$ cat flow/config.mk
export PLATFORM = sky130hd
export DESIGN_NAME = b58_cliky
export DESIGN_NICKNAME = b58_cliky
export VERILOG_FILES = /design/flow/design.v
export SDC_FILE = /design/flow/constraint.sdc
export NUM_CORES = 4
export LEC_CHECK = 0
export CAP_MARGIN = 20
export CORE_MARGIN = 2
export CORE_UTILIZATION = 21
export PLACE_DENSITY = 0.6
export SLEW_MARGIN = 20
$ cat flow/constraint.sdc
create_clock -name core_clock -period 23.3 [get_ports {CLOCK_50}]
set_input_delay 4.6600 -clock core_clock [delete_from_list [all_inputs] [get_ports {CLOCK_50}]]
set_output_delay 4.6600 -clock core_clock [all_outputs]
set_load 0.01 [all_outputs]
$ cat flow/design.v
module b58_cliky
	(
		CLOCK_50,						 
    KEY,
    SW,
    HEX0, HEX1, HEX2, HEX3, HEX4, HEX5, HEX6, HEX7,
		PLOT_X,
		PLOT_Y,
		PLOT_COLOUR,
		PLOT_EN
	);
	input			CLOCK_50;				 
	input   [9:0]   SW;
	input   [3:0]   KEY;
    output 	[6:0]   HEX0, HEX1, HEX2, HEX3, HEX4, HEX5, HEX6, HEX7;
	output	[7:0]	PLOT_X;
	output	[7:0]	PLOT_Y;
	output	[2:0]	PLOT_COLOUR;
	output			PLOT_EN;
   wire resetn;
   assign resetn = SW[0];
	wire [2:0] colour;
	wire [7:0] x;
        wire [7:0] y;
	wire writeEn;
	assign PLOT_X = x;
	assign PLOT_Y = y;
	assign PLOT_COLOUR = colour;
	assign PLOT_EN = writeEn;
   wire [2:0] next_square, curr_square;
   wire [6:0] next_colour;
   wire [2:0] curr_colour;
   wire [3:0] next_mode, curr_mode;
   wire [15:0] score, high_score;
   wire [3:0] lives;
   wire times_up, have_pressed, correct_answer;
   wire [9:0] squares_drawn;
   wire [19:0] current_state, next_state;
   wire [4:0] pressed_key;
   top_clicky top(
   		.clk(CLOCK_50),
   		.resetn(resetn),
   		.restart(SW[9]),
   		.key1(~KEY[3]), .key2(~KEY[2]), .key3(~KEY[1]), .key4(~KEY[0]),
   		.next_square(next_square), 
		.curr_square(curr_square),
   		.next_colour(next_colour), 
   		.curr_colour(curr_colour),
   		.next_mode(next_mode), 
   		.curr_mode(curr_mode),
   		.score(score),
  		.high_score(high_score),
  		.lives(lives),
  		.x(x), 
  		.y(y),  
  		.colour(colour),  
  		.times_up(times_up), 
  		.have_pressed(have_pressed), 
  		.correct_answer(correct_answer),
  		.squares_drawn(squares_drawn),
   		.current_state(current_state), 
   		.next_state(next_state),
   		.pressed_key(pressed_key),
   		.plot(writeEn)  
   		);
      hex_display score_1(
        .IN(score[3:0]),
        .OUT(HEX0)
      );
      hex_display score_2(
        .IN(score[7:4]),
        .OUT(HEX1)
      );
	hex_display high_score_1(
        .IN(high_score[3:0]),
        .OUT(HEX6)
      );
	hex_display high_score_2(
        .IN(high_score[7:4]),
        .OUT(HEX7)
      );
      hex_display lives_count(
        .IN(lives),
        .OUT(HEX4)
      );
	assign HEX5 = 7'b1000111;
	assign HEX3 = 7'b0010010;
	assign HEX2 = 7'b1000110;
endmodule
module hex_display(IN, OUT);
   input [3:0] IN;
	 output reg [6:0] OUT;
	 always @(*)
	 begin
		case(IN[3:0])
			4'b0000: OUT = 7'b1000000;
			4'b0001: OUT = 7'b1111001;
			4'b0010: OUT = 7'b0100100;
			4'b0011: OUT = 7'b0110000;
			4'b0100: OUT = 7'b0011001;
			4'b0101: OUT = 7'b0010010;
			4'b0110: OUT = 7'b0000010;
			4'b0111: OUT = 7'b1111000;
			4'b1000: OUT = 7'b0000000;
			4'b1001: OUT = 7'b0011000;
			4'b1010: OUT = 7'b0001000;
			4'b1011: OUT = 7'b0000011;
			4'b1100: OUT = 7'b1000110;
			4'b1101: OUT = 7'b0100001;
			4'b1110: OUT = 7'b0000110;
			4'b1111: OUT = 7'b0001110;
			default: OUT = 7'b0111111;
		endcase
	end
endmodule
 module top_clicky(
   input clk, resetn, restart,
   input key1, key2, key3, key4,
   output wire [2:0] next_square, curr_square,
   output wire [6:0] next_colour, 
   output wire [2:0] curr_colour,
   output wire [3:0] next_mode,
   output wire [3:0] curr_mode,
   output wire [15:0] score,
   output wire [15:0] high_score,
   output wire [3:0] lives,
   output wire [7:0] x, y,
   output wire [2:0] colour,
   output wire times_up, have_pressed, correct_answer,
   output wire [9:0] squares_drawn,
   output wire [19:0] current_state, next_state,
   output wire [4:0] pressed_key,
   output wire plot
   );
    wire [4:0] ld_w_square;
    wire ld_next_square;
    wire update;
    wire reset, set_answer, drawing_bar;
    clicky_datapath d0(
      .clk(clk),
      .resetn(resetn),
      .start(1'd1),
      .reset(reset),
      .ld_w_square(ld_w_square),
      .ld_next_square(ld_next_square),
      .plot(plot),
      .pressed_key(pressed_key),
      .update(update),
      .set_answer(set_answer),
      .drawing_bar(drawing_bar),
      .times_up(times_up),
      .have_pressed(have_pressed), 
      .correct_answer(correct_answer),
      .squares_drawn(squares_drawn),
      .out_x(x),
      .out_y(y),
      .colour(colour),
      .score(score),
      .high_score(high_score),
      .lives(lives),
      .next_square(next_square),
      .next_colour(next_colour),
      .curr_colour(curr_colour),
      .curr_square(curr_square),
      .next_mode(next_mode),
      .curr_mode(curr_mode)
    );
    clicky_control c0(
      .resetn(resetn),
      .start(1'd1),
      .restart(restart),
      .times_up(times_up),
      .clk(clk),
      .key1(key1), 
      .key2(key2), 
      .key3(key3), 
      .key4(key4),
      .have_pressed(have_pressed), 
      .correct_answer(correct_answer),
      .squares_drawn(squares_drawn),
      .lives(lives), 
      .score(score),
      .ld_w_square(ld_w_square),
      .ld_next_square(ld_next_square),
      .plot(plot),
      .pressed_key(pressed_key),
      .update(update),
      .current_state(current_state), 
      .next_state(next_state),
      .reset(reset),
      .set_answer(set_answer),
      .drawing_bar(drawing_bar)
    );
endmodule
module clicky_control(
    input resetn,
    input start, 
    input restart,
    input times_up,
    input clk,
    input key1, key2, key3, key4,
    input have_pressed, correct_answer,
    input [9:0] squares_drawn,
    input [3:0] lives, 
    input [15:0] score,
    output reg [4:0] ld_w_square,
    output reg ld_next_square,
    output reg plot,
    output reg [4:0] pressed_key,
    output reg update,
    output reg [19:0] current_state, next_state,
    output reg reset,
    output reg set_answer,
    output reg drawing_bar
    );
    localparam
    START		           = 20'd1,
    LOAD_W_SQUARE_1		    =	20'd2,
    DRAW_W_SQUARE_1		    =	20'd3,
    DRAW_W_SQUARE_1_WAIT	    =	20'd4,
    LOAD_W_SQUARE_2		    =	20'd5,
    DRAW_W_SQUARE_2		    =	20'd6,
    DRAW_W_SQUARE_2_WAIT	    =	20'd7,
    LOAD_W_SQUARE_3		    =	20'd8,
    DRAW_W_SQUARE_3		    =	20'd9,
    DRAW_W_SQUARE_3_WAIT	    =	20'd10,
    LOAD_W_SQUARE_4		    =  20'd11,
    DRAW_W_SQUARE_4		    =  20'd12,
    DRAW_W_SQUARE_4_WAIT	    =	20'd13,
    LOAD_NEXT_SQUARE		    =  20'd14,
    DRAW_NEXT_SQUARE		    =	20'd15,
    DRAW_NEXT_SQUARE_WAIT	    =	20'd16,
    LOAD_LEFT_BAR           =    20'd30,
    DRAW_LEFT_BAR           =    20'd31,
    DRAW_LEFT_BAR_WAIT      =    20'd32,
    LOAD_RIGHT_BAR          =    20'd33,
    DRAW_RIGHT_BAR          =    20'd34,
    DRAW_RIGHT_BAR_WAIT     =    20'd35,
    WAIT_ANSWER		    =	20'd17,
    PRESSED_KEY_1_WAIT	    =	20'd19,
    PRESSED_KEY_2_WAIT	    =	20'd21,
    PRESSED_KEY_3_WAIT	    =	20'd23,
    PRESSED_KEY_4_WAIT	    =	20'd25,
    TIMES_UP			    =	20'd26,
    UPDATE_SCORE		    =	20'd27,
    RESTART			   	    =	20'd28,
    RESTART_WAIT	        =   20'd29,
	UPDATE_SCORE_WAIT		=   20'd36;
    always@(*)
    begin: state_table 
            case (current_state)
              START: next_state = start ? LOAD_W_SQUARE_1 : START;
              LOAD_W_SQUARE_1: next_state = DRAW_W_SQUARE_1;
              DRAW_W_SQUARE_1: next_state = (squares_drawn < 10'd256) ? DRAW_W_SQUARE_1 : DRAW_W_SQUARE_1_WAIT;
              DRAW_W_SQUARE_1_WAIT: next_state = LOAD_W_SQUARE_2;
              LOAD_W_SQUARE_2: next_state = DRAW_W_SQUARE_2;
              DRAW_W_SQUARE_2: next_state = (squares_drawn < 10'd256) ? DRAW_W_SQUARE_2 : DRAW_W_SQUARE_2_WAIT;
              DRAW_W_SQUARE_2_WAIT: next_state = LOAD_W_SQUARE_3;
              LOAD_W_SQUARE_3: next_state = DRAW_W_SQUARE_3;
              DRAW_W_SQUARE_3: next_state = (squares_drawn < 10'd256) ? DRAW_W_SQUARE_3 : DRAW_W_SQUARE_3_WAIT;
              DRAW_W_SQUARE_3_WAIT: next_state = LOAD_W_SQUARE_4;
              LOAD_W_SQUARE_4: next_state = DRAW_W_SQUARE_4;
              DRAW_W_SQUARE_4: next_state = (squares_drawn < 10'd256) ? DRAW_W_SQUARE_4 : DRAW_W_SQUARE_4_WAIT;
              DRAW_W_SQUARE_4_WAIT: next_state = LOAD_NEXT_SQUARE;
              LOAD_NEXT_SQUARE: next_state = DRAW_NEXT_SQUARE;
              DRAW_NEXT_SQUARE: next_state = (squares_drawn < 10'd256) ? DRAW_NEXT_SQUARE : DRAW_NEXT_SQUARE_WAIT;
              DRAW_NEXT_SQUARE_WAIT: next_state = LOAD_LEFT_BAR;
              LOAD_LEFT_BAR: next_state = DRAW_LEFT_BAR;
              DRAW_LEFT_BAR: next_state = (squares_drawn < 10'd480) ? DRAW_LEFT_BAR : DRAW_LEFT_BAR_WAIT;
              DRAW_LEFT_BAR_WAIT: next_state = LOAD_RIGHT_BAR;
              LOAD_RIGHT_BAR: next_state = DRAW_RIGHT_BAR;
              DRAW_RIGHT_BAR: next_state = (squares_drawn < 10'd480) ? DRAW_RIGHT_BAR : DRAW_RIGHT_BAR_WAIT;
              DRAW_RIGHT_BAR_WAIT: next_state = WAIT_ANSWER;
              WAIT_ANSWER:
                    begin
		              if (times_up == 1'b1)
                            next_state = TIMES_UP;
                      else if ((key1 == 1'b1) && (have_pressed == 1'b0))
                        	next_state = PRESSED_KEY_1_WAIT;
                      else if ((key2 == 1'b1) && (have_pressed == 1'b0))
                        	next_state = PRESSED_KEY_2_WAIT;
                      else if ((key3 == 1'b1) && (have_pressed == 1'b0))
                        	next_state = PRESSED_KEY_3_WAIT;
                      else if ((key4 == 1'b1) && (have_pressed == 1'b0))
                        	next_state = PRESSED_KEY_4_WAIT;
                      else
                        	next_state = WAIT_ANSWER;	
                    end
		    PRESSED_KEY_1_WAIT:
			begin
				if ((times_up == 1'b0) && (key1 == 1'b0))
					next_state = WAIT_ANSWER;
				else if (times_up == 1'b1)
					next_state = TIMES_UP;
				else
					next_state = PRESSED_KEY_1_WAIT;
			end
            PRESSED_KEY_2_WAIT:
			begin
				if ((times_up == 1'b0) && (key2 == 1'b0))
					next_state = WAIT_ANSWER;
				else if (times_up == 1'b1)
					next_state = TIMES_UP;
				else
					next_state = PRESSED_KEY_2_WAIT;
			end
            PRESSED_KEY_3_WAIT:
			begin
				if ((times_up == 1'b0) && (key3 == 1'b0))
					next_state = WAIT_ANSWER;
				else if (times_up == 1'b1)
					next_state = TIMES_UP;
				else
					next_state = PRESSED_KEY_3_WAIT;
			end
            PRESSED_KEY_4_WAIT:
			begin
				if ((times_up == 1'b0) && (key4 == 1'b0))
					next_state = WAIT_ANSWER;
				else if (times_up == 1'b1)
					next_state = TIMES_UP;
				else
					next_state = PRESSED_KEY_4_WAIT;
			end
                TIMES_UP: next_state = UPDATE_SCORE;
                UPDATE_SCORE: next_state = UPDATE_SCORE_WAIT;
					 UPDATE_SCORE_WAIT: next_state = (lives != 4'd0) ? LOAD_W_SQUARE_1 : RESTART;
                RESTART: next_state = restart ? RESTART_WAIT : RESTART;
                RESTART_WAIT: next_state = restart ? RESTART_WAIT : START;
            default:     next_state = START;
        endcase
    end
    always @(*)
    begin: enable_signals
	    set_answer = 1'b0;
      	reset = 1'b0;
      	ld_w_square = 5'd0;
		ld_next_square = 1'b0;
      	plot = 1'b0;
		pressed_key = 5'd0;
		update = 1'b0;
		drawing_bar = 1'b0;
        case (current_state)
           START:
             	begin
                reset = 1'b1;
                end
           LOAD_W_SQUARE_1: 
                begin
                set_answer = 1'b1;
                ld_w_square = 5'd1;
                end
           LOAD_W_SQUARE_2: 
                begin
                ld_w_square = 5'd2;
                end
           LOAD_W_SQUARE_3: 
                begin
                ld_w_square = 5'd3;
                end
           LOAD_W_SQUARE_4: 
                begin
                ld_w_square = 5'd4;
                end
           LOAD_NEXT_SQUARE: 
                begin
                ld_next_square = 1'b1;
                end
           LOAD_LEFT_BAR:
                begin
                ld_w_square = 5'd5;
                end
           LOAD_RIGHT_BAR:
                begin
                ld_w_square = 5'd6;
                end
           DRAW_W_SQUARE_1:
             	begin
                plot = 1'b1;
                end
           DRAW_W_SQUARE_2:
             	begin
                plot = 1'b1;
                end
           DRAW_W_SQUARE_3:
             	begin
                plot = 1'b1;
                end
           DRAW_W_SQUARE_4:
             	begin
                plot = 1'b1;
                end
           DRAW_NEXT_SQUARE:
             	begin
                plot = 1'b1;
                end
           DRAW_LEFT_BAR:
             	begin
                plot = 1'b1;
                drawing_bar = 1'b1;
                end
           DRAW_RIGHT_BAR:
             	begin
                plot = 1'b1;
                drawing_bar = 1'b1;
                end
           PRESSED_KEY_1_WAIT:
                begin
                pressed_key = 5'd1;
                end
           PRESSED_KEY_2_WAIT:
                begin
                pressed_key = 5'd2;
                end
           PRESSED_KEY_3_WAIT:
                begin
                pressed_key = 5'd3;
                end
           PRESSED_KEY_4_WAIT:
           	    begin
                pressed_key = 5'd4;
                end
           UPDATE_SCORE:
             	begin
                update = 1'b1;
                end
        endcase
    end 
    always@(posedge clk)
    begin: state_FFs
      if(!resetn || !start)
            current_state <= START;
        else
            current_state <= next_state;
    end 
endmodule
module clicky_datapath(
   input clk,
   input resetn,
   input start,
   input reset,
   input [4:0] ld_w_square,
   input ld_next_square,
   input plot,
   input [4:0] pressed_key,
   input update,
   input set_answer,
   input drawing_bar,
   output times_up,
   output reg have_pressed, correct_answer,
   output reg [9:0] squares_drawn,  
   output reg [7:0] out_x, out_y,
   output reg [2:0] colour, 
   output reg [15:0] score,
   output reg [15:0] high_score,
   output reg [3:0] lives,  
   output reg [2:0] next_square,
   output reg [6:0] next_colour,
   output reg [2:0] curr_colour,
   output reg [2:0] curr_square,
   output reg [3:0] next_mode,
   output reg [3:0] curr_mode
    );
    localparam
    w_square_1_x		=	8'd30,
    w_square_1_y		=	8'd52,
    w_square_2_x		=	8'd60,
    w_square_2_y		=	8'd52,
    w_square_3_x		=	8'd90,
    w_square_3_y		=	8'd52,
    w_square_4_x		=	8'd120,
    w_square_4_y		=	8'd52,
    left_bar_x          =   8'd0,
    right_bar_x         =   8'd156,
    bar_y               =   8'd0,
    black			=      3'b000,
    blue			=      3'b001,
    green			=      3'b010,
    cyan			=      3'b011,
    red			    =	   3'b100,
    pink			=      3'b101,
    yellow			=	   3'b110,
    white		    =	   3'b111;
    reg [17:0] max_count;
    reg inc_life, dec_life, inc_speed, dec_speed, inc_score, dec_score;
   rate_divider rate_div(
   			.clk(clk), 
   			.resetn(resetn),
   			.reset(reset), 
   			.max_count(max_count),
   		    .enable(times_up)
   		    );
   reg [7:0] x,y;
   reg [2:0] c;  
   reg [9:0] ct;
   wire [3:0] x_add = ct[3:0];
   wire [3:0] y_add = ct[7:4];
   wire [1:0] x_add_bar = ct[1:0];
   wire [7:0] y_add_bar = ct[9:2];
   always @(posedge clk)
   begin
		if (next_square >= 3'd4)
		    next_square <= 3'd0;
		else
		    next_square <= next_square + 3'd1;
		if (next_colour >= 7'd100)
		    next_colour <= 7'd0;
		else
		    next_colour <= next_colour + 7'd1;
		if (next_mode >= 4'd10)
		    next_mode <= 4'd0;
		else
		    next_mode <= next_mode + 7'd1;
       if (set_answer == 1'b1)
           correct_answer <= 1'b0;
        if (reset == 1'b1)
        begin
        x <= 8'd0;
        y <= 8'd0;
        c <= 3'd0;
        inc_speed <= 0;
        dec_speed <= 0;
        inc_life <= 0;
		  dec_life <= 0;
		  inc_score <= 0;
		  dec_score <= 0;
        have_pressed <= 1'd0;
        lives <= 4'd3;
        score <= 16'd0;
		  max_count <= 18'd18_000;
		  curr_mode <= 0;
        end
        if (update == 1'b1)
        begin
					 if (inc_speed)
    	            max_count <= max_count - (18'd1_000);
                if (dec_speed)
                    max_count <= max_count + (18'd1_000);
                if (inc_score)
					     begin
                    score <= score + 1;
						  if (high_score <= score+1)
								high_score <= score +1;
						  end
                if (dec_score)
                    score <= score - 1;
                if (inc_life)
                    lives <= lives + 1;
                if ((dec_life) & (lives != 0)) 
                    lives <= lives - 1;
					 if ((have_pressed == 1'b0) && ((curr_colour == 3'd0) || (curr_colour == 3'd1)) && (lives != 3'd0))
					     lives <= lives -1;
		    if (curr_mode == 4'd0)      
		    begin
		        if (next_mode == 4'd1)   
		            curr_mode <= 4'd1;
		    end
		    else if (curr_mode == 4'd3)  
		        curr_mode <= 4'd0;
		    else                         
		        curr_mode <= curr_mode + 4'd1;
        end
        if (pressed_key == 5'd1)
            begin
            inc_speed <= 0;
            dec_speed <= 0;
            inc_life <= 0;
            dec_life <= 0;
            inc_score <= 0;
            dec_score <= 0;
            if (curr_mode == 4'd0)
            begin
                if (curr_colour == 3'd4 && curr_square == 3'd1)
                begin
                	inc_speed <= 1'b1;
                end
                else if (curr_colour == 3'd3 && curr_square == 3'd1)
                begin
                        dec_speed <= 1'b1;
                end
                else if (curr_colour == 3'd2 && curr_square == 3'd1)
                begin
                        inc_life <= 1'b1;
                end
                else if (curr_colour == 3'd1)
                begin
                    if (curr_square == 3'd1)
                        inc_score <= 1'b1;
                    else
                        dec_life <= 1'b1;
                end
                else if (curr_colour == 3'd0)
                begin
                    if (curr_square != 3'd1)
                        inc_score <= 1'b1;
                    else
                        dec_life <= 1'b1;
                end
            end
         	else
         	begin
                if (curr_colour == 3'd4 && curr_square == 3'd1)
                begin
                    dec_speed <= 1'b1;
                end
                else if (curr_colour == 3'd3 && curr_square == 3'd1)
                begin
                    inc_speed <= 1'b1;
                end
                else if (curr_colour == 3'd2 && curr_square == 3'd1)
                begin
                     dec_life <= 1'b1;
                end
                else if (curr_colour == 3'd0)
                begin
                    if (curr_square == 3'd1)
                        inc_score <= 1'b1;
                    else
                        dec_life <= 1'b1;
                end
                else if (curr_colour == 3'd1)
                begin
                    if (curr_square != 3'd1)
                        inc_score <= 1'b1;
                    else
                        dec_life <= 1'b1;
                end
         	end    
            have_pressed <= 1'b1;
            end
        if (pressed_key == 5'd2)
            begin
            inc_speed <= 0;
            dec_speed <= 0;
            inc_life <= 0;
            dec_life <= 0;
            inc_score <= 0;
            dec_score <= 0;
            if (curr_mode == 4'd0)
            begin
                if (curr_colour == 3'd4 && curr_square == 3'd2)
                begin
                	inc_speed <= 1'b1;
                end
                else if (curr_colour == 3'd3 && curr_square == 3'd2)
                begin
                        dec_speed <= 1'b1;
                end
                else if (curr_colour == 3'd2 && curr_square == 3'd2)
                begin
                        inc_life <= 1'b1;
                end
                else if (curr_colour == 3'd1)
                begin
                    if (curr_square == 3'd2)
                        inc_score <= 1'b1;
                    else
                        dec_life <= 1'b1;
                end
                else if (curr_colour == 3'd0)
                begin
                    if (curr_square != 3'd2)
                        inc_score <= 1'b1;
                    else
                        dec_life <= 1'b1;
                end
            end
         	else
         	begin
                if (curr_colour == 3'd4 && curr_square == 3'd2)
                begin
                    dec_speed <= 1'b1;
                end
                else if (curr_colour == 3'd3 && curr_square == 3'd2)
                begin
                    inc_speed <= 1'b1;
                end
                else if (curr_colour == 3'd2 && curr_square == 3'd2)
                begin
                     dec_life <= 1'b1;
                end
                else if (curr_colour == 3'd0)
                begin
                    if (curr_square == 3'd2)
                        inc_score <= 1'b1;
                    else
                        dec_life <= 1'b1;
                end
                else if (curr_colour == 3'd1)
                begin
                    if (curr_square != 3'd2)
                        inc_score <= 1'b1;
                    else
                        dec_life <= 1'b1;
                end
         	end    
            have_pressed <= 1'b1;
            end
        if (pressed_key == 5'd3)
            begin
            inc_speed <= 0;
            dec_speed <= 0;
            inc_life <= 0;
            dec_life <= 0;
            inc_score <= 0;
            dec_score <= 0;
            if (curr_mode == 4'd0)
            begin
                if (curr_colour == 3'd4 && curr_square == 3'd3)
                begin
                	inc_speed <= 1'b1;
                end
                else if (curr_colour == 3'd3 && curr_square == 3'd3)
                begin
                        dec_speed <= 1'b1;
                end
                else if (curr_colour == 3'd2 && curr_square == 3'd3)
                begin
                        inc_life <= 1'b1;
                end
                else if (curr_colour == 3'd1)
                begin
                    if (curr_square == 3'd3)
                        inc_score <= 1'b1;
                    else
                        dec_life <= 1'b1;
                end
                else if (curr_colour == 3'd0)
                begin
                    if (curr_square != 3'd3)
                        inc_score <= 1'b1;
                    else
                        dec_life <= 1'b1;
                end
            end
         	else
         	begin
                if (curr_colour == 3'd4 && curr_square == 3'd3)
                begin
                    dec_speed <= 1'b1;
                end
                else if (curr_colour == 3'd3 && curr_square == 3'd3)
                begin
                    inc_speed <= 1'b1;
                end
                else if (curr_colour == 3'd2 && curr_square == 3'd3)
                begin
                     dec_life <= 1'b1;
                end
                else if (curr_colour == 3'd0)
                begin
                    if (curr_square == 3'd3)
                        inc_score <= 1'b1;
                    else
                        dec_life <= 1'b1;
                end
                else if (curr_colour == 3'd1)
                begin
                    if (curr_square != 3'd3)
                        inc_score <= 1'b1;
                    else
                        dec_life <= 1'b1;
                end
         	end    
            have_pressed <= 1'b1;
            end
        if (pressed_key == 5'd4)
            begin
            inc_speed <= 0;
            dec_speed <= 0;
            inc_life <= 0;
            dec_life <= 0;
            inc_score <= 0;
            dec_score <= 0;
            if (curr_mode == 4'd0)
            begin
                if (curr_colour == 3'd4 && curr_square == 3'd4)
                begin
                	inc_speed <= 1'b1;
                end
                else if (curr_colour == 3'd3 && curr_square == 3'd4)
                begin
                        dec_speed <= 1'b1;
                end
                else if (curr_colour == 3'd2 && curr_square == 3'd4)
                begin
                        inc_life <= 1'b1;
                end
                else if (curr_colour == 3'd1)
                begin
                    if (curr_square == 3'd4)
                        inc_score <= 1'b1;
                    else
                        dec_life <= 1'b1;
                end
                else if (curr_colour == 3'd0)
                begin
                    if (curr_square != 3'd4)
                        inc_score <= 1'b1;
                    else
                        dec_life <= 1'b1;
                end
            end
         	else
         	begin
                if (curr_colour == 3'd4 && curr_square == 3'd4)
                begin
                    dec_speed <= 1'b1;
                end
                else if (curr_colour == 3'd3 && curr_square == 3'd4)
                begin
                    inc_speed <= 1'b1;
                end
                else if (curr_colour == 3'd2 && curr_square == 3'd4)
                begin
                     dec_life <= 1'b1;
                end
                else if (curr_colour == 3'd0)
                begin
                    if (curr_square == 3'd4)
                        inc_score <= 1'b1;
                    else
                        dec_life <= 1'b1;
                end
                else if (curr_colour == 3'd1)
                begin
                    if (curr_square != 3'd4)
                        inc_score <= 1'b1;
                    else
                        dec_life <= 1'b1;
                end
         	end    
            have_pressed <= 1'b1;
            end
        if (ld_w_square == 5'd1)
        begin
		      have_pressed <= 1'd0;
            x <= w_square_1_x;
            y <= w_square_1_y;
            c <= white;
				inc_speed <= 0;
            dec_speed <= 0;
            inc_life <= 0;
            dec_life <= 0;
            inc_score <= 0;
            dec_score <= 0;
        end
        else if (ld_w_square == 5'd2)
        begin
            x <= w_square_2_x;
            y <= w_square_2_y;
            c <= white;
        end
        else if (ld_w_square == 5'd3)
        begin
            x <= w_square_3_x;
            y <= w_square_3_y;
            c <= white;
        end
        else if (ld_w_square == 5'd4)
        begin
            x <= w_square_4_x;
            y <= w_square_4_y;
            c <= white;
        end
        else if (ld_w_square == 5'd5)
        begin
            x <= left_bar_x;
            y <= bar_y;
            if (curr_mode == 4'd0)
                c <= black;
            else
                c <= red;
        end
        else if (ld_w_square == 5'd6)
        begin
            x <= right_bar_x;
            y <= bar_y;
            if (curr_mode == 4'd0)
                c <= black;
            else
                c <= red;
        end
       if (ld_next_square == 1'b1)
       begin
	    if (score%5 == 4)
	    begin
	        max_count <= max_count - (18'd1_000);
	    end
	    if (next_colour >= 7'd0 && next_colour <= 7'd44)
	    begin
	            c <= red;
                curr_colour <= 3'd1;
        end
	    else if (next_colour >= 7'd45 && next_colour <= 7'd89)
	    begin
	            c <= yellow;
                curr_colour <= 3'd0;
        end
	    else if (next_colour >= 7'd90 && next_colour <= 7'd94)
	    begin
	            c <= green;
                curr_colour <= 3'd2;
        end
	    else if (next_colour >= 7'd95 && next_colour <= 7'd97)
	    begin
                c <= pink;
                curr_colour <= 3'd4;
        end
	    else if (next_colour >= 7'd98 && next_colour <= 7'd100)
	    begin
		        c <= cyan;
                curr_colour <= 3'd3;
        end
            if (next_square == 3'd1)
            begin
            	x <= w_square_1_x;
            	y <= w_square_1_y;
              	curr_square <= 3'd1;
            end
            else if (next_square == 3'd2)
            begin
            	x <= w_square_2_x;
            	y <= w_square_2_y;
                curr_square <= 3'd2;
            end
            else if (next_square == 3'd3)
            begin
            	x <= w_square_3_x;
            	y <= w_square_3_y;
                curr_square <= 3'd3;
            end
            else if (next_square == 3'd4)
            begin
            	x <= w_square_4_x;
            	y <= w_square_4_y;
                curr_square <= 3'd4;
            end
        end
        if (plot == 1'b0)
            ct <= 0;
        else if (ct == 10'd1023)
            begin
            ct <= 0;
            end
        else if (plot == 1'b1)
            ct <= ct + 1'b1;
        else
            ct <= ct;
        if (plot == 1'b0) 
        begin
            out_x <= 8'b0000_0000;
            out_y <= 8'b0000_0000;
            colour <= 3'b000;
            squares_drawn <= 10'd0;
        end
        else
        begin
            if (drawing_bar == 1'b1)
            begin
                out_x <= x + x_add_bar;
                out_y <= y + y_add_bar;
                colour <= c;
            end
            else
            begin
                out_x <= x + x_add;
                out_y <= y + y_add;
                colour <= c;
            end
            squares_drawn <= squares_drawn + 10'd1;
        end
        if (!resetn)
        begin
            lives <= 4'd3;
            score <= 16'd0;
            have_pressed <= 1'b0;
            correct_answer <= 1'b0;
            next_square <= 3'd1;
            next_colour <= 7'd0;
            squares_drawn <= 10'd0;
            max_count <= 18'd18_000;
            high_score <= 16'd0;
            inc_life <= 0;
            dec_life <= 0;
            inc_speed <= 0;
            dec_speed <= 0;
            inc_score <= 0;
            dec_score <= 0;
            curr_mode <= 0;
            next_mode <= 0;
            curr_colour <= 3'd0;
            curr_square <= 3'd0;
            x <= 8'd0;
            y <= 8'd0;
            c <= 3'd0;
            ct <= 10'd0;
            out_x <= 8'd0;
            out_y <= 8'd0;
            colour <= 3'd0;
        end
    end
endmodule
module rate_divider(
  	input clk,
  	input resetn,
	input reset,
  	input [17:0] max_count, 
  	output reg enable
    );
  	reg [17:0] ct;
    always @(posedge clk)
    begin
		  if (!resetn)
		  begin
		      ct <= 18'd0;
				enable <= 1'b0;
		  end
		  else if (reset)
		  begin
		      ct <= max_count - 1;
				enable <= 1'b0;
		  end
        else if (ct > 0)
        begin
            ct <= ct - 18'd1;
      		enable <= 1'b0;
        end
        else
        begin
            ct <= max_count;
          	enable <= 1'b1;
        end
    end
endmodule
$ cat flow/run.sh
#!/bin/bash
# the make line also repeats each setting of config.mk as NAME=value (left out here)
make -C /OpenROAD-flow-scripts/flow DESIGN_CONFIG=/design/flow/config.mk WORK_HOME=/design/flow/orfs CLKGATE_MAP_FILE= finish
==> changes_impl.md, run 1 <==
### Physical design

* Status: complete, no violations
* Most frequent cell after synthesis: nor2_1
* Endpoint of the worst register-to-register path: top.d0.max_count[9]
* Switching Power at roughly 0.34 mW
* Mapped cell area at about 19000 sq um
* Grt total ovfl at 0
* # nets final at 2687
* Cell count in the Yosys report at 2625
* Share of total power in sequential cells at 0.383
* CP Launch Type: flop
* Yosys cell types at 116
* TritonCTS clock tree: built
* Ys flop type: dfxtp_1
* CP max stage cell: dfxtp_1
* Setup_tns at 0 ns
* Hold slack at approximately 0.46 ns
* Max Cap Violations at 0
* R2r worst-path depth at 41
* Final WS setup at between 8 and 9 ns
* CP top delay family: simple AND/OR/NAND/NOR gates
* Seq share, synth at 0.229
* Hold Path End: top.d0.squares_drawn[0]
* Cell type with the largest total area: dfxtp_1
* Placed cell count at between 3000 and 4000
* DR WL/cell at about 15 microns
* Worst R2R Start: top.d0.score[14]
* Worst Tran Pin Value at a little over 1 ns
* Lkg Pwr at 7.99 nW
* Top cells by area: dfxtp_1 (23%), nor2_1 (6.1%), ha_1 (5.7%), a21oi_1 (5.3%), nand2_1 (4.9%)
* Sw frac at 0.316
* Simple Share, Synth at 0.268
* Pwr Density at between 50 and 60 nW/um^2
* Worst setup path category: flop to flop
* Antenna fix cells at 0
* Clock Tree Buf Depth at 3
* EDFF count, synth at 0
* Slew HR at 0.318
* H-Tree Level Count at 1
* Design area at 21500 sq um
* Top cells by count: nor2_1 (308), nand2_1 (247), dfxtp_1 (217)
* Drt pass-1 iters at 5
* Synthesis-to-layout area growth at 13.3%
* Combinational group power at roughly 0.18 mW
* # DRC at 0
* CP most frequent cell: o21ai_1
* Hold Buf Count CTS at 0
* Minimum clock period at about 15 ns
* Worst path depth at 41
* Die width at ~300 microns
* CP endpoint: top.d0.max_count[9]
* Number of cells on the worst hold path at 1
* Total GRT Usage at 0.114
* Ao+oa area frac at 0.282
* Largest net degree at the start of global routing at ~52
* Total Routed Length at roughly 56000 microns
* Combinational Power Share at 0.169
* Synth warn at 4
* CP Max Fanout at 28
* Post-synth top area share at 0.229
* Routed vias/inst at approximately 5.0
* Min-delay src: top.d0.squares_drawn[0]
* Total core area at between 80000 and 90000 sq um
* Worst-path clk slew at 0.06 ns
* Mean post-synth cell area at about 7.2 sq um
* Cts repair resizes at 0
* Antenna Violating Nets Remaining at 0
* Mux area share at 0.0376
* Fin crit share at 0.650
* Yosys stat chip area at 19000 sq um
* Area after DPL at 20500 sq um
* Worst setup EP type: flop
* Tot Pwr at approximately 1.1 mW
* Setup Skew at between 0.015 and 0.02 ns
* CTS buffer count at 28
* Initial antenna violation count at 2
* Critical path data required time at about 24 ns
* Layout Cells excl Fill at 3782
* Delay of the slowest cell on the worst path at a little under 0.9 ns
* Via count at between 15000 and 20000
* Fp util at 0.211
* CP startpoint: top.d0.score[14]
* Max VDD drop at between 50 and 60 uV
* Ys flops at ~220
* CP bufs+invs at 2
* Tool warnings at about 72
* Chip area at a little over 90000 sq um
* Die height at slightly above 300 microns
* Hold crit path type: flop to flop
* Clock power frac at 0.448
* Latency at later pin at approximately 0.6 ns
* Post-Synth Adder-Cell Area at 0.0619
* DRT iter0 DRCs at 1320
* Root Driver: clkbuf_16
* Placement row count at around 110
* Seq pwr at approximately 0.42 mW
* Global-route wire length before repair at around 90000 microns
* Synth logic family: AND-OR/OR-AND gates
* Hpwl dp at between 30000 and 40000 microns
* Postcts setup bufs at 0
* Final setup violation count at 0
* Synth async-reset ratio at 0
* Final hold vios at 0
* Final core occ at 0.239
* FMAX at ~66 MHz
* P_clk at 0.488 mW
* CTS Sinks at about 220
* Top pwr grp: the clock network
* Yosys xor share at 0.0576
* Cells after Synth at around 2600
* Int Pwr at around 0.74 mW
* Slew Viols, Final at 0
* Buffers on Ports at between 60 and 70
* Gpl congestion at between 0.8 and 0.9
* Critical path arrival at between 15 and 20 ns
* Unrepaired setup endpoints after global routing: false
* Setup WS pre-CTS at between 8 and 9 ns
* Vias in the first global route at ~17000
* I/O Pins at ~91
* Worst R2R Setup Slack at 8.15 ns
-- metal layers --
metal / wire, microns / global-route usage / up-vias
met5: 0 / 0 / -
met4: 1390 / 0.0312 / 0
met3: 2820 / 0.0134 / 88
met2: 24500 / 0.180 / 514
met1: 26900 / 0.163 / 8886
li1: - / - / 9468
-- area by class of cell --
type                    instances  area (sq um)
multi-input cells            2144         13500
inverters                     115           432
clock inverters                18           265
well taps                    1176          1470
fillers                      9891         68400
repair buffers                 78           733
clock buffers                  34           763
flip-flops and latches        217          4340
==> run 2, diff against run 1 <==
- CORE_UTILIZATION: 21 -> 72
- PLACE_DENSITY: 0.6 -> 0.64
- clock period: 23.3 -> 10.5 ns (I/O delays scaled with it)
==> changes_impl.md, run 2 <==
### Physical design

* Most frequent cell after synthesis: nor2_1
* TritonCTS clock tree: built
* Critical path arrival at 12.09 ns (-3.57 ns)
* Routed vias/inst at 7.42 (+48%)
* DR WL/cell at 22.8 microns (+55%)
* Synth warn at 4 (unchanged)
* FMAX at 85.8 MHz (+30%)
* Post-Synth Adder-Cell Area at 0.0619 (unchanged)
* CP bufs+invs at 9 (+7)
* Combinational group power at 0.441 mW (+140%)
* CP Launch Type: flop
* Share of total power in sequential cells at 0.427 (+0.044)
* Root Driver: clkbuf_16
* Pwr Density at 93.3 nW/um^2 (+85%)
* Via count at 23995 (+27%)
* Hold crit path type: flop to flop
* Slew HR at 0.0445 (-0.273)
* Failed Checks: setup timing
* Mux area share at 0.0376 (unchanged)
* Routing usage on met3 at 0.0734 (+0.0601)
* Unrepaired setup endpoints after global routing: true
* Global-route wire length before repair at 103000 microns (+14%)
* Cells after Synth at 2625 (unchanged)
* Die height at 166 microns (-45%)
* Synthesis-to-layout area growth at 23.6%
* Worst Tran Pin Value at 1.42 ns (+0.408 ns)
* Int Pwr at 1.47 mW (+98%)
* Final WS setup at -1.15 ns (-9.30 ns)
* Largest net degree at the start of global routing at 71 (+37%)
* Grt total ovfl at 0 (unchanged)
* Worst setup path category: flop to flop
* Max Cap Violations at 0 (unchanged)
* Min-delay src: top.d0.squares_drawn[0]
* # nets final at 2987 (+11%)
* EDFF count, synth at 0 (unchanged)
* Top cells by area: dfxtp_1 (23%), nor2_1 (6.1%), ha_1 (5.7%), a21oi_1 (5.3%), nand2_1 (4.9%)
* Synth async-reset ratio at 0 (unchanged)
* CP top delay family: simple AND/OR/NAND/NOR gates
* Die width at 166 microns (-45%)
* I/O Pins at 91 (unchanged)
* Ys flops at 217 (unchanged)
* Worst R2R Start: top.d0.score[13]
* Max VDD drop at 150 uV (+160%)
* Grt met1 use at 0.502 (+0.339)
* DRT iter0 DRCs at 4711 (+260%)
* Met2 Use GR at 0.744 (+0.564)
* Hpwl dp at 42900 microns (+7.3%)
* Initial antenna violation count at 6 (+4)
* CP startpoint: top.d0.score[13]
* Total GRT Usage at 0.432 (+0.318)
* Latency at later pin at 0.53 ns (-0.06 ns)
* Cell count in the Yosys report at 2625 (unchanged)
* Hold Buf Count CTS at 0 (unchanged)
* Top cells by count: nor2_1 (308), nand2_1 (247), dfxtp_1 (217)
* Worst setup EP type: flop
* Top pwr grp: registers
* # DRC at 0 (unchanged)
* Yosys stat chip area at 19000 sq um (unchanged)
* Worst path depth at 49 (+20%)
* Simple Share, Synth at 0.268 (unchanged)
* CTS buffer count at 21 (-25%)
* Vias in the first global route at 21668 (+26%)
* Placement row count at 59 (-46%)
* CP Max Fanout at 8 (-71%)
* Tool warnings at 76 (+5.6%)
* Antenna Violating Nets Remaining at 0 (unchanged)
* Final hold vios at 0 (unchanged)
* Total core area at 26000 sq um (-71%)
* Mean post-synth cell area at 7.24 sq um (unchanged)
* Worst R2R Setup Slack at -1.15 ns (-9.30 ns)
* Lkg Pwr at 9.61 nW (+20%)
* Placed cell count at 3158 (-15%)
* Mapped cell area at 19000 sq um (unchanged)
* Combinational Power Share at 0.201 (+0.032)
* Global routing's busiest layer: met2
* Critical path data required time at 10.94 ns (-12.87 ns)
* Cell type with the largest total area: dfxtp_1
* Final core occ at 0.903 (+0.664)
* Gpl congestion at 0.965 (+8.8%)
* Switching Power at 0.716 mW (+110%)
* Synth logic family: AND-OR/OR-AND gates
* Yosys cell types at 116 (unchanged)
* R2r worst-path depth at 49 (+20%)
* Number of cells on the worst hold path at 1 (unchanged)
* Hold Path End: top.d0.squares_drawn[0]
* Seq pwr at 0.934 mW (+120%)
* Seq share, synth at 0.229 (unchanged)
* Total Routed Length at 73700 microns (+32%)
* CP most frequent cell: buf_4
* H-Tree Level Count at 1 (unchanged)
* Worst-path clk slew at 0.07 ns (about the same)
* Post-synth top area share at 0.229 (unchanged)
* Yosys xor share at 0.0576 (unchanged)
* Delay of the slowest cell on the worst path at 0.63 ns (-0.25 ns)
* Ys flop type: dfxtp_1
* CTS Sinks at 217 (unchanged)
* Minimum clock period at 11.65 ns (-3.50 ns)
* Drt pass-1 iters at 15 (+10)
* Clock power frac at 0.372 (-0.076)
* P_clk at 0.815 mW (+67%)
* Buffers on Ports at 61 (unchanged)
* Ao+oa area frac at 0.282 (unchanged)
* Clock Tree Buf Depth at 3 (unchanged)
* Status: failed layout checks
* Endpoint of the worst register-to-register path: top.d0.max_count[9]
* Layout Cells excl Fill at 3234 (-14%)
* Sw frac at 0.327 (+0.0112)
* CP max stage cell: mux2i_1
* CP endpoint: top.d0.max_count[9]
* Setup Skew at 0.0242 ns (+0.00880 ns)
* Fin crit share at 1.11 (+0.460)
* Chip area at 27700 sq um (-70%)
* Slew Viols, Final at 0 (unchanged)
* Final setup violation count at 18 (+18)
* Fp util at 0.731 (+0.520)
## run 2: metrics by stage
stage,instance area (sq um),setup slack [ns],power (mW),hold slack (ns),setup TNS [ns]
CTS,22800,0.0376,2.14,0.472,0
finish,23500,-1.15,2.19,0.475,-19.63
detailed placement,21500,-0.635,1.35,0.457,-9.46
floorplan,19100,0.00595,1.24,0.418,0
global route,23500,-1.40,2.24,0.492,-24.21
global placement,21500,-0.257,1.33,0.428,-2.87
## run 2: layout make-up
type                    instances  area (sq um)
multi-input cells            2144         14400
flip-flops and latches        217          4350
repair buffers                385          3160
fillers                      1156          2510
clock buffers                  28           582
inverters                     115           432
well taps                     335           419
clock inverters                 9           131
diodes                          1          2.50
## run 2: per-layer routing
metal,up-vias,part of all wire
met3,863,0.14
met4,10,0.097
li1,10081,-
met2,2385,0.44
met1,10656,0.33
met5,-,0.00096
## run 2: what timing repair did
item | CTS | global route
gates cloned | 1 | 0
gates resized | 72 | 119
hold endpoints to repair | 0 | 0
setup endpoints to repair | 18 | 18
pin swaps | 29 | 70
buffers inserted | 18 | 22
==> run 3, diff against run 2 <==
- CELL_PAD_IN_SITES_GLOBAL_PLACEMENT: not set -> 0
- GPL_TIMING_DRIVEN: not set -> 1
- PLACE_DENSITY: 0.64 -> 0.91
- SETUP_SLACK_MARGIN: not set -> -0.58
- clock period: 10.5 -> 6.5 ns (I/O delays scaled with it)
==> changes_impl.md, run 3 <==
### Implementation results

* Clock Tree Buf Depth at 3 (unchanged)
* Yosys xor share at 0.0576 (unchanged)
* H-Tree Level Count at 1 (unchanged)
* Ys flop type: dfxtp_1
* Cells after Synth at 2625 (unchanged)
* Mapped cell area at 19000 sq um (unchanged)
* CTS buffer count at 24 (+14%)
* Mean post-synth cell area at 7.24 sq um (unchanged)
* Hold Buf Count CTS at 0 (unchanged)
* Hpwl dp at 45300 microns (+5.5%)
* Placement row count at 59 (unchanged)
* Ao+oa area frac at 0.282 (unchanged)
* Total GRT Usage at 0.847
* Most frequent cell after synthesis: nor2_1
* Simple Share, Synth at 0.268 (unchanged)
* Ys flops at 217 (unchanged)
* Post-synth top area share at 0.229 (unchanged)
* Die width at 166 microns (unchanged)
* Mux area share at 0.0376 (unchanged)
* Buffers on Ports at 61 (unchanged)
* Cell type with the largest total area: dfxtp_1
* Gpl congestion at 1.02 (+5.6%)
* Chip area at 27700 sq um (unchanged)
* Top cells by area: dfxtp_1 (23%), nor2_1 (6.1%), ha_1 (5.7%), a21oi_1 (5.3%), nand2_1 (4.9%)
* Post-Synth Adder-Cell Area at 0.0619 (unchanged)
* Synth async-reset ratio at 0 (unchanged)
* Yosys stat chip area at 19000 sq um (unchanged)
* Seq share, synth at 0.229 (unchanged)
* CTS Sinks at 217 (unchanged)
* Synth logic family: AND-OR/OR-AND gates
* Die height at 166 microns (unchanged)
* Grt total ovfl at roughly 130
* Root Driver: clkbuf_16
* EDFF count, synth at 0 (unchanged)
* Placed cell count at 3225 (+2.1%)
* Status: stopped before the end
* Total core area at 26000 sq um (unchanged)
* I/O Pins at 91 (unchanged)
* Setup WS pre-CTS at -4.27 ns (-3.63 ns)
* Area after DPL at 22200 sq um (+3.0%)
* Failing step: global routing
* Yosys cell types at 116 (unchanged)
* Fp util at 0.731 (unchanged)
* Synth warn at 4 (unchanged)
* Log Error: [ERROR GRT-0232] Routing congestion too high. Check the congestion heatmap in the GUI.
* Cell count in the Yosys report at 2625 (unchanged)
* Top cells by count: nor2_1 (308), nand2_1 (247), dfxtp_1 (217)
## run 3: what timing repair did
action	CTS
endpoints found under the setup margin	18
buffers inserted	44
pin swaps	47
resized	119
gates cloned	2
## run 3: stage by stage
| step | hold slack (ns) | utilization |
|---|---|---|
| 2_1_floorplan | 0.418 | - |
| 3_3_place_gp | 0.429 | 0.854 |
| 3_5_place_dp | 0.453 | 0.854 |
| 4_1_cts | 0.468 | 0.922 |
## run 3: routing by layer
layer  GRT usage  GRT overflow
met4       0.865            44
met1       0.823             3
met5       0.600             2
met3       0.752             9
met2       0.964            71
==> run 4, diff against run 3 <==
- CELL_PAD_IN_SITES_GLOBAL_PLACEMENT: 0 -> not set
- CORE_UTILIZATION: 72 -> 65
- GPL_TIMING_DRIVEN: 1 -> not set
- PLACE_DENSITY: 0.91 -> 0.6
- SETUP_SLACK_MARGIN: -0.58 -> not set
- clock period: 6.5 -> 11.0 ns (I/O delays scaled with it)
==> changes_impl.md, run 4 <==
### Physical design

* Simple Share, Synth at 0.268 (unchanged)
* Top cells by area: dfxtp_1 (23%), nor2_1 (6.1%), ha_1 (5.7%), a21oi_1 (5.3%), nand2_1 (4.9%)
* CP endpoint: top.d0.max_count[7]
* Worst setup path category: flop to flop
* TritonCTS clock tree: built
* Combinational Power Share at 0.195
* Final hold vios at 0
* Hold slack at roughly 0.45 ns
* Worst R2R Setup Slack at ~0.17 ns
* Synthesis-to-layout area growth at 14.5%
* Worst-path clk slew at 0.06 ns
* R2r worst-path depth at around 42
* CP bufs+invs at 7
* Combinational group power at 0.399 mW
* Setup Skew at around 0.013 ns
* Layout Cells excl Fill at ~3100
* Switching Power at between 0.6 and 0.7 mW
* Yosys cell types at 116 (unchanged)
* CP startpoint: top.d0.score[1]
* Slew HR at 0.325
* Cells after Synth at 2625 (unchanged)
* DRT iter0 DRCs at 2174
* H-Tree Level Count at 1 (unchanged)
* Root Driver: clkbuf_16
* Synth logic family: AND-OR/OR-AND gates
* Placed cell count at 3038 (-5.8%)
* CP top delay family: simple AND/OR/NAND/NOR gates
* Final setup violation count at 0
* Ao+oa area frac at 0.282 (unchanged)
* Clock Tree Buf Depth at 3 (unchanged)
* Ys flops at 217 (unchanged)
* Min-delay src: top.d0.squares_drawn[0]
* Fin crit share at 0.984
* Grt total ovfl at 0
* Area after DPL at 20300 sq um (-8.5%)
* Worst path depth at 42
* Mux area share at 0.0376 (unchanged)
* Mean post-synth cell area at 7.24 sq um (unchanged)
* Total core area at 28700 sq um (+10%)
* Top cells by count: nor2_1 (308), nand2_1 (247), dfxtp_1 (217)
* Pwr Density at roughly 94 nW/um^2
* Hpwl dp at 39800 microns (-12%)
* EDFF count, synth at 0 (unchanged)
* CP most frequent cell: buf_4
* Int Pwr at 1.40 mW
* Mapped cell area at 19000 sq um (unchanged)
* Worst Tran Pin Value at 1.01 ns
* Filler cell count at about 2200
* Ys flop type: dfxtp_1
* Max VDD drop at between 100 and 150 uV
* Synth warn at 4 (unchanged)
* Buffers on Ports at 61 (unchanged)
* Total Routed Length at between 50000 and 60000 microns
* Chip area at 30600 sq um (+11%)
* Lkg Pwr at 8.61 nW
* Drt pass-1 iters at 6
* Seq share, synth at 0.229 (unchanged)
* Die height at 175 microns (+5.1%)
* Die width at 175 microns (+5.1%)
* Seq pwr at 0.884 mW
* Total GRT Usage at 0.346
* Final core occ at 0.758
* P_clk at 0.769 mW
* Delay of the slowest cell on the worst path at between 0.5 and 0.6 ns
* Synth async-reset ratio at 0 (unchanged)
* Global-route wire length before repair at 90500 microns
* CTS buffer count at 23 (-4.2%)
* Latency at later pin at roughly 0.53 ns
* CP Max Fanout at 14
* Hold crit path type: flop to flop
* Top pwr grp: registers
* Post-Synth Adder-Cell Area at 0.0619 (unchanged)
* Max Cap Violations at 0
* Yosys xor share at 0.0576 (unchanged)
* FMAX at 92.4 MHz
* Post-synth top area share at 0.229 (unchanged)
* Share of total power in sequential cells at 0.431
* Antenna fix cells at 0
* Cell count in the Yosys report at 2625 (unchanged)
* CTS Sinks at 217 (unchanged)
* Yosys stat chip area at 19000 sq um (unchanged)
* Design area at 21700 sq um
* # nets final at between 2000 and 3000
* Placement row count at 62 (+5.1%)
* Largest net degree at the start of global routing at 67
* Setup_tns at 0 ns
* Fp util at 0.662 (-0.0692)
* CP Launch Type: flop
* Worst setup EP type: flop
* Vias in the first global route at 19003
* Antenna Violating Nets Remaining at 0
* CP max stage cell: or4_4
* Critical path arrival at around 11 ns
* Minimum clock period at around 11 ns
* Worst R2R Start: top.d0.score[1]
* Status: complete, no violations
* Endpoint of the worst register-to-register path: top.d0.max_count[7]
* Most frequent cell after synthesis: nor2_1
* Tool warnings at approximately 74
* Via count at between 20000 and 25000
* Number of cells on the worst hold path at 1
* Slew Viols, Final at 0
* Gpl congestion at 0.980 (-3.8%)
* Hold Path End: top.d0.squares_drawn[0]
* Sw frac at 0.317
* I/O Pins at 91 (unchanged)
* Routed vias/inst at roughly 6.6
* Critical path data required time at between 10 and 15 ns
* DR WL/cell at 18.2 microns
* # DRC at 0
* Initial antenna violation count at 0
* Clock power frac at 0.375
* Cell type with the largest total area: dfxtp_1
==> run 4: what timing repair did <==
| action | in CTS | in global routing |
|---|---|---|
| resized | 3 | 99 |
| pin swaps | 0 | 35 |
| buffers inserted | 0 | 21 |
| hold buffers | 0 | 0 |
| endpoints found under the setup margin | 2 | 18 |
| gates cloned | 0 | 3 |
==> run 4: through the flow <==
step	setup slack [ns]	power, mW
after floorplan	0.203	1.18
after global placement	0.169	1.28
after detailed placement	-0.0157	1.29
after CTS	0.00393	2.05
after global routing	-0.161	2.14
final	0.172	2.05
==> run 4: routing by layer <==
| layer | GRT usage | share of wire | vias to the layer above |
|---|---|---|---|
| met5 | 0 | 0 | - |
| li1 | - | - | 9697 |
| met3 | 0.0324 | 0.071 | 205 |
| met4 | 0.140 | 0.043 | 0 |
| met1 | 0.438 | 0.41 | 9595 |
| met2 | 0.605 | 0.48 | 1011 |
==> run 4: cell type report <==
cell class                      count  area (sq um)  area share
Sequential cell                   217          4340       0.200
Timing Repair Buffer              201          1750      0.0803
Multi-Input combinational cell   2145         14000       0.644
Tap cell                          384           480      0.0221
Inverter                          115           432      0.0199
Clock inverter                     13           129     0.00593
Clock buffer                       28           604      0.0278
==> run 5, diff against run 4 <==
- CORE_ASPECT_RATIO: not set -> 1.37
- CORE_UTILIZATION: 65 -> 40
- PLACE_DENSITY: 0.6 -> not set
- SLEW_MARGIN: 20 -> 30
- TNS_END_PERCENT: not set -> 5
- clock period: 11.0 -> 16.0 ns (I/O delays scaled with it)
==> changes_impl.md, run 5 <==
### Physical design

* Final setup violation count at 0 (unchanged)
* Yosys xor share at 0.0576 (unchanged)
* Worst setup EP type: flop
* Top cells by count: nor2_1 (308), nand2_1 (247), dfxtp_1 (217)
* Critical path data required time at 16.49 ns (+5.05 ns)
* Synth logic family: AND-OR/OR-AND gates
* Minimum clock period at 14.81 ns (+3.98 ns)
* Initial antenna violation count at 0 (unchanged)
* Synthesis-to-layout area growth at 9.53%
* Hold Buf Count CTS at 0 (unchanged)
* CP bufs+invs at 3 (-4)
* Status: complete, no violations
* Worst R2R Setup Slack at 1.19 ns (+1.02 ns)
* Hold crit path type: flop to flop
* Worst-path clk slew at 0.06 ns (about the same)
* Post-synth top area share at 0.229 (unchanged)
* FMAX at 67.5 MHz (-27%)
* Root Driver: clkbuf_16
* Yosys cell types at 116 (unchanged)
* Clock power frac at 0.429 (+0.054)
* Drt pass-1 iters at 5 (-1)
* Slew HR at 0.359 (+0.0343)
* Combinational Power Share at 0.177 (-0.018)
* Seq pwr at 0.608 mW (-31%)
* Mean post-synth cell area at 7.24 sq um (unchanged)
* Comb area at 13500 sq um (-3.4%)
* Buffers on Ports at 61 (unchanged)
* Hpwl dp at 41900 microns (+5.2%)
* Endpoint of the worst register-to-register path: top.d0.max_count[9]
* Antenna Violating Nets Remaining at 0 (unchanged)
* Fin crit share at 0.926 (-0.0587)
* CP startpoint: top.d0.score[13]
* Top cells by area: dfxtp_1 (23%), nor2_1 (6.1%), ha_1 (5.7%), a21oi_1 (5.3%), nand2_1 (4.9%)
* # nets final at 2687 (-4.2%)
* Synth async-reset ratio at 0 (unchanged)
* Cts repair resizes at 0 (-3)
* EDFF count, synth at 0 (unchanged)
* Latency at later pin at 0.57 ns (+0.04 ns)
* Placement row count at 93 (+50%)
* Ys flop type: dfxtp_1
* Slew Viols, Final at 0 (unchanged)
* Tool warnings at 72 (-2.7%)
* Critical path arrival at 15.31 ns (+4.04 ns)
* Ys flops at 217 (unchanged)
* Number of cells on the worst hold path at 1 (unchanged)
* Ao+oa area frac at 0.282 (unchanged)
* CP Max Fanout at 28 (+14)
* Worst setup path category: flop to flop
* Setup Skew at 0.0464 ns (+0.0330 ns)
* Worst path depth at 42 (unchanged)
* Switching Power at 0.478 mW (-27%)
* Most frequent cell after synthesis: nor2_1
* CTS Sinks at 217 (unchanged)
* Wl on met1 at 23400 microns (+1.3%)
* CTS buffer count at 26 (+13%)
* Hold Path End: top.d0.squares_drawn[0]
* Post-Synth Adder-Cell Area at 0.0619 (unchanged)
* Max Cap Violations at 0 (unchanged)
* Antenna fix cells at 0 (unchanged)
* CP Launch Type: flop
* Lkg Pwr at 7.99 nW (-7.3%)
* Mux area share at 0.0376 (unchanged)
* Share of total power in sequential cells at 0.394 (-0.037)
* CP max stage cell: dfxtp_1
* Postcts setup bufs at 0 (unchanged)
* Total core area at 47000 sq um (+64%)
* Int Pwr at 1.06 mW (-24%)
* Fp util at 0.404 (-0.258)
* Max layer used: met4
* Grt total ovfl at 0 (unchanged)
* P_clk at 0.663 mW (-14%)
* TritonCTS clock tree: built
* Unrepaired setup endpoints after global routing: false
* DR WL/cell at 17.6 microns (-3.2%)
* Gpl congestion at 0.926 (-5.6%)
* DRT iter0 DRCs at 1134 (-48%)
* Cell type with the largest total area: dfxtp_1
* I/O Pins at 91 (unchanged)
* Final hold vios at 0 (unchanged)
* Combinational group power at 0.272 mW (-32%)
* Die width at 190 microns (+8.7%)
* CP endpoint: top.d0.max_count[9]
* Synth warn at 4 (unchanged)
* WL met3 at 2150 microns (-47%)
* Global-route wire length before repair at 92400 microns (+2.0%)
* CP top delay family: simple AND/OR/NAND/NOR gates
* Routed vias/inst at 5.97 (-9.6%)
* Die height at 259 microns (+48%)
* Min-delay src: top.d0.squares_drawn[0]
* Vias in the first global route at 18649 (-1.9%)
* Setup_tns at 0 ns (unchanged)
* Clock Tree Buf Depth at 3 (unchanged)
* CP most frequent cell: o21ai_1
* Cell count in the Yosys report at 2625 (unchanged)
* Chip area at 49300 sq um (+61%)
* Wire length on met2 at 28500 microns (+6.4%)
* Delay of the slowest cell on the worst path at 0.88 ns (+0.29 ns)
* Hold slack at 0.447 ns (-0.00550 ns)
* Placed cell count at 3172 (+4.4%)
* Via count at 19240 (-6.2%)
* Simple Share, Synth at 0.268 (unchanged)
* Largest net degree at the start of global routing at 64 (-4.5%)
* Max VDD drop at 73.7 uV (-48%)
* H-Tree Level Count at 1 (unchanged)
* # DRC at 0 (unchanged)
* Register area at 4340 sq um (unchanged)
* Worst R2R Start: top.d0.score[13]
* Cells after Synth at 2625 (unchanged)
* R2r worst-path depth at 42 (unchanged)
* Pwr Density at 74.2 nW/um^2 (-21%)
* Seq share, synth at 0.229 (unchanged)
* Layout Cells excl Fill at 3221 (+3.8%)
* Sw frac at 0.310 (-0.00722)
* Total Routed Length at 56600 microns (+0.43%)
* Worst Tran Pin Value at 0.954 ns (-0.0546 ns)
* Yosys stat chip area at 19000 sq um (unchanged)
* Mapped cell area at 19000 sq um (unchanged)
* Top pwr grp: the clock network
* Total GRT Usage at 0.223 (-0.124)
* Filler cell count at 4839 (+120%)
## run 5: layout make-up
class	instances	area share
Clock buffer	30	0.0339
Clock inverter	18	0.0132
Inverter	115	0.0207
Multi-Input combinational cell	2144	0.650
Sequential cell	217	0.209
Tap cell	617	0.0371
Timing Repair Buffer	80	0.0358
## run 5: routing by layer
metal | vias to the layer above | global-route usage
met2 | 546 | 0.414
met1 | 9085 | 0.255
met5 | - | 0
met4 | 0 | 0.105
met3 | 154 | 0.0201
li1 | 9455 | -
## run 5: through the flow
stage | area, sq um | total power, mW | worst slack [ns] | utilization
global route | 20800 | 1.62 | 0.0546 | 0.443
floorplan | 19100 | 0.811 | 5.20 | -
detailed placement | 19800 | 0.888 | 1.47 | 0.421
global placement | 19800 | 0.885 | 1.55 | 0.421
finish | 20800 | 1.54 | 1.19 | 0.443
CTS | 20800 | 1.56 | 1.41 | 0.442
==> run 6, diff against run 5 <==
- CELL_PAD_IN_SITES_GLOBAL_PLACEMENT: not set -> 0
- CORE_ASPECT_RATIO: 1.37 -> not set
- CORE_UTILIZATION: 40 -> 70
- CTS_CLUSTER_DIAMETER: not set -> 30
- GPL_TIMING_DRIVEN: not set -> 1
- PLACE_DENSITY: not set -> 0.35
- SLEW_MARGIN: 30 -> 20
- TNS_END_PERCENT: 5 -> not set
- clock period: 16.0 -> 9.21 ns (I/O delays scaled with it)
==> changes_impl.md, run 6 <==
### Implementation results

* Gpl congestion at 0.958 (+3.5%)
* Cell count in the Yosys report at 2625 (unchanged)
* Failing step: global routing
* Post-Synth Adder-Cell Area at 0.0619 (unchanged)
* Root Driver: clkbuf_16
* H-Tree Level Count at 2 (+1)
* Post-synth top area share at 0.229 (unchanged)
* Seq share, synth at 0.229 (unchanged)
* Mux area share at 0.0376 (unchanged)
* Total core area at 26800 sq um (-43%)
* Synth async-reset ratio at 0 (unchanged)
* Yosys xor share at 0.0576 (unchanged)
* Chip area at 28500 sq um (-42%)
* Synth warn at 4 (unchanged)
* Cell type with the largest total area: dfxtp_1
* EDFF count, synth at 0 (unchanged)
* Grt total ovfl at roughly 370
* Fp util at 0.709 (+0.305)
* Mapped cell area at 19000 sq um (unchanged)
* Yosys cell types at 116 (unchanged)
* Total GRT Usage at 0.905
* Top cells by count: nor2_1 (308), nand2_1 (247), dfxtp_1 (217)
* Cells after Synth at 2625 (unchanged)
* Top cells by area: dfxtp_1 (23%), nor2_1 (6.1%), ha_1 (5.7%), a21oi_1 (5.3%), nand2_1 (4.9%)
* CTS buffer count at 38 (+46%)
* Buffers on Ports at 61 (unchanged)
* I/O Pins at 91 (unchanged)
* Ys flop type: dfxtp_1
* Placement row count at 60 (-35%)
* Yosys stat chip area at 19000 sq um (unchanged)
* Hpwl dp at 44700 microns (+6.5%)
* Status: stopped before the end
* Die height at 169 microns (-35%)
* Die width at 169 microns (-11%)
* Clock Tree Buf Depth at 3 (unchanged)
* Mean post-synth cell area at 7.24 sq um (unchanged)
* Simple Share, Synth at 0.268 (unchanged)
* Setup WS pre-CTS at -1.51 ns (-2.98 ns)
* Log Error: [ERROR GRT-0232] Routing congestion too high. Check the congestion heatmap in the GUI.
* CTS Sinks at 217 (unchanged)
* Synth logic family: AND-OR/OR-AND gates
* Ao+oa area frac at 0.282 (unchanged)
* Ys flops at 217 (unchanged)
* Most frequent cell after synthesis: nor2_1
-- run 6: metal layers --
| metal | GRT usage | overflow |
|---|---|---|
| met2 | 1.01 | 194 |
| met3 | 0.820 | 18 |
| met5 | 0.647 | 7 |
| met4 | 0.961 | 138 |
| met1 | 0.869 | 16 |
-- run 6: repair_timing --
action / 4_1_cts
endpoints found under the setup margin: 18
hold buffers: 0
gates cloned: 2
hold endpoints to repair: 0
pin swaps: 81
gates resized: 173
buffers inserted: 58
-- run 6: stage by stage --
stage          total power, mW  instances  utilization  instance area (sq um)  TNS (ns)
2_1_floorplan             1.41       2644            -                  19300    -13.08
3_3_place_gp              1.52       3253        0.835                  22400    -20.99
4_1_cts                   3.01       3380        0.932                  25000    -14.22
3_5_place_dp              1.55       3253        0.835                  22400    -25.52
==> run 7, diff against run 6 <==
- ABC_AREA: not set -> 1
- CAP_MARGIN: 20 -> 40
- CELL_PAD_IN_SITES_GLOBAL_PLACEMENT: 0 -> not set
- CORE_ASPECT_RATIO: not set -> 1.75
- CORE_UTILIZATION: 70 -> 38
- CTS_CLUSTER_DIAMETER: 30 -> 193
- GPL_TIMING_DRIVEN: 1 -> 0
- PLACE_DENSITY: 0.35 -> not set
- PLACE_DENSITY_LB_ADDON: not set -> 0.14
- SETUP_SLACK_MARGIN: not set -> 3.77
- clock period: 9.21 -> 16.4 ns (I/O delays scaled with it)
==> changes_impl.md, run 7 <==
### Physical design

* CP startpoint: top.d0.score[14]
* Hold Path End: top.d0.colour[2]
* Placement row count at 107 (+78%)
* Worst R2R Setup Slack at around 4.8 ns
* Mapped cell area at 18700 sq um (-1.7%)
* Slew Viols, Final at 0
* Max Cap Violations at 0
* Worst setup EP type: flop
* Combinational Power Share at 0.214
* Root Driver: clkbuf_16
* CP Launch Type: flop
* Simple Share, Synth at 0.404 (+0.136)
* Yosys xor share at 0.0338 (-0.0238)
* Gpl congestion at 0.920 (-3.9%)
* Final core occ at 0.439
* Mean post-synth cell area at 6.12 sq um (-15%)
* Top cells by area: dfxtp_1 (23%), nand2_1 (15%), nor2_1 (8.1%), inv_1 (7.8%), nand3_1 (5.9%)
* CP most frequent cell: nand2_2
* Final hold vios at 0
* Combinational group power at between 0.3 and 0.4 mW
* Yosys stat chip area at 18700 sq um (-1.7%)
* CP top delay family: simple AND/OR/NAND/NOR gates
* Hold crit path type: flop to flop
* H-Tree Level Count at 1 (-1)
* Synth logic family: simple AND/OR/NAND/NOR gates
* Synth async-reset ratio at 0 (unchanged)
* Total GRT Usage at 0.235
* Total Routed Length at ~61000 microns
* CTS buffer count at 25 (-34%)
* Cell type with the largest total area: dfxtp_1
* Clock Tree Buf Depth at 3 (unchanged)
* Worst R2R Start: top.d0.score[14]
* Min-delay src: top.d0.c[2]
* FMAX at about 86 MHz
* Sw frac at 0.330
* Critical path data required time at ~17 ns
* CTS Sinks at 217 (unchanged)
* Status: complete, no violations
* TritonCTS clock tree: built
* Share of total power in sequential cells at 0.396
* Die height at 297 microns (+76%)
* DRT iter0 DRCs at roughly 1100
* Buffers on Ports at 61 (unchanged)
* Worst-path clk slew at roughly 0.06 ns
* Grt total ovfl at 0
* Pwr Density at a little under 70 nW/um^2
* CP endpoint: top.d0.max_count[14]
* Seq pwr at ~0.6 mW
* Critical path arrival at between 10 and 15 ns
* Worst path depth at 86
* I/O Pins at 91 (unchanged)
* P_clk at roughly 0.58 mW
* R2r worst-path depth at ~86
* CP bufs+invs at 17
* Post-synth top area share at 0.233 (+0.00389)
* Final setup violation count at 0
* Endpoint of the worst register-to-register path: top.d0.max_count[14]
* Initial antenna violation count at 0
* Cells after Synth at 3054 (+16%)
* Lkg Pwr at around 11 nW
* Hold slack at 0.437 ns
* CP max stage cell: dfxtp_1
* Number of cells on the worst hold path at 2
* Latency at later pin at 0.55 ns
* Routed vias/inst at between 5 and 6
* Max VDD drop at around 85 uV
* Ys flop type: dfxtp_1
* Fp util at 0.384 (-0.324)
* Drt pass-1 iters at 7
* Setup_tns at 0 ns
* CP Max Fanout at 10
* Largest net degree at the start of global routing at 14
* Int Pwr at just under 1 mW
* # DRC at 0
* Delay of the slowest cell on the worst path at roughly 0.37 ns
* Top pwr grp: registers
* Synth warn at 4 (unchanged)
* Setup Skew at around 0.016 ns
* # nets final at about 3300
* Worst setup path category: flop to flop
* Slew HR at 0.455
* Filler cell count at about 5200
* Yosys cell types at 69 (-41%)
* Die width at 172 microns (+1.7%)
* Top cells by count: nand2_1 (735), nor2_1 (405), inv_1 (387)
* Minimum clock period at about 12 ns
* Hpwl dp at 49800 microns (+12%)
* Seq share, synth at 0.233 (+0.00389)
* Total core area at 48600 sq um (+81%)
* Global-route wire length before repair at approximately 100000 microns
* DR WL/cell at roughly 16 microns
* Synthesis-to-layout area growth at 14.3%
* Ys flops at 217 (unchanged)
* Tool warnings at 73
* Post-Synth Adder-Cell Area at 0.0598 (-0.00216)
* Unrepaired setup endpoints after global routing: false
* Cell count in the Yosys report at 3054 (+16%)
* Chip area at 51000 sq um (+79%)
* Worst Tran Pin Value at roughly 0.8 ns
* Switching Power at ~0.5 mW
* Antenna Violating Nets Remaining at 0
* Mux area share at 0 (-0.0376)
* Antenna fix cells at 0
* Most frequent cell after synthesis: nand2_1
* Ao+oa area frac at 0.155 (-0.126)
* Vias in the first global route at between 15000 and 20000
* EDFF count, synth at 0 (unchanged)
* Fin crit share at 0.710
* Via count at 20102
* Clock power frac at 0.390
-- run 7: layout make-up --
class                           count  area (sq um)  area share
Timing Repair Buffer               80           786      0.0368
Tap cell                          654           818      0.0383
Multi-Input combinational cell   2336         12400       0.583
Sequential cell                   217          4350       0.203
Clock buffer                       34           709      0.0332
Inverter                          436          1640      0.0768
Buffer                             87           503      0.0236
Clock inverter                      9           110     0.00516
-- run 7: metrics by stage --
stage | cells | total power, mW | instance area, sq um | setup WS [ns]
3_3_place_gp | 3788 | 0.907 | 20200 | 4.04
5_1_grt | 3853 | 1.55 | 21400 | 3.70
2_1_floorplan | 3073 | 0.804 | 18700 | 6.55
4_1_cts | 3835 | 1.49 | 21000 | 3.89
6_report | 3853 | 1.48 | 21400 | 4.75
3_5_place_dp | 3792 | 0.911 | 20200 | 3.93
-- run 7: routing by layer --
layer / share of wire / up-vias / GRT usage
li1: - / 10238 / -
met1: 0.36 / 9211 / 0.223
met2: 0.55 / 484 / 0.470
met3: 0.036 / 169 / 0.0258
met4: 0.059 / 0 / 0.136
met5: 0 / - / 0
-- run 7: repair_timing --
| action | CTS | global route |
|---|---|---|
| gates resized | 0 | 41 |
| setup buffers | 0 | 14 |
| setup endpoints to repair | 0 | 18 |
| hold buffers | 0 | 0 |
| endpoints found under the hold margin | 0 | 0 |
Power is estimated from default activity; no workload was simulated.
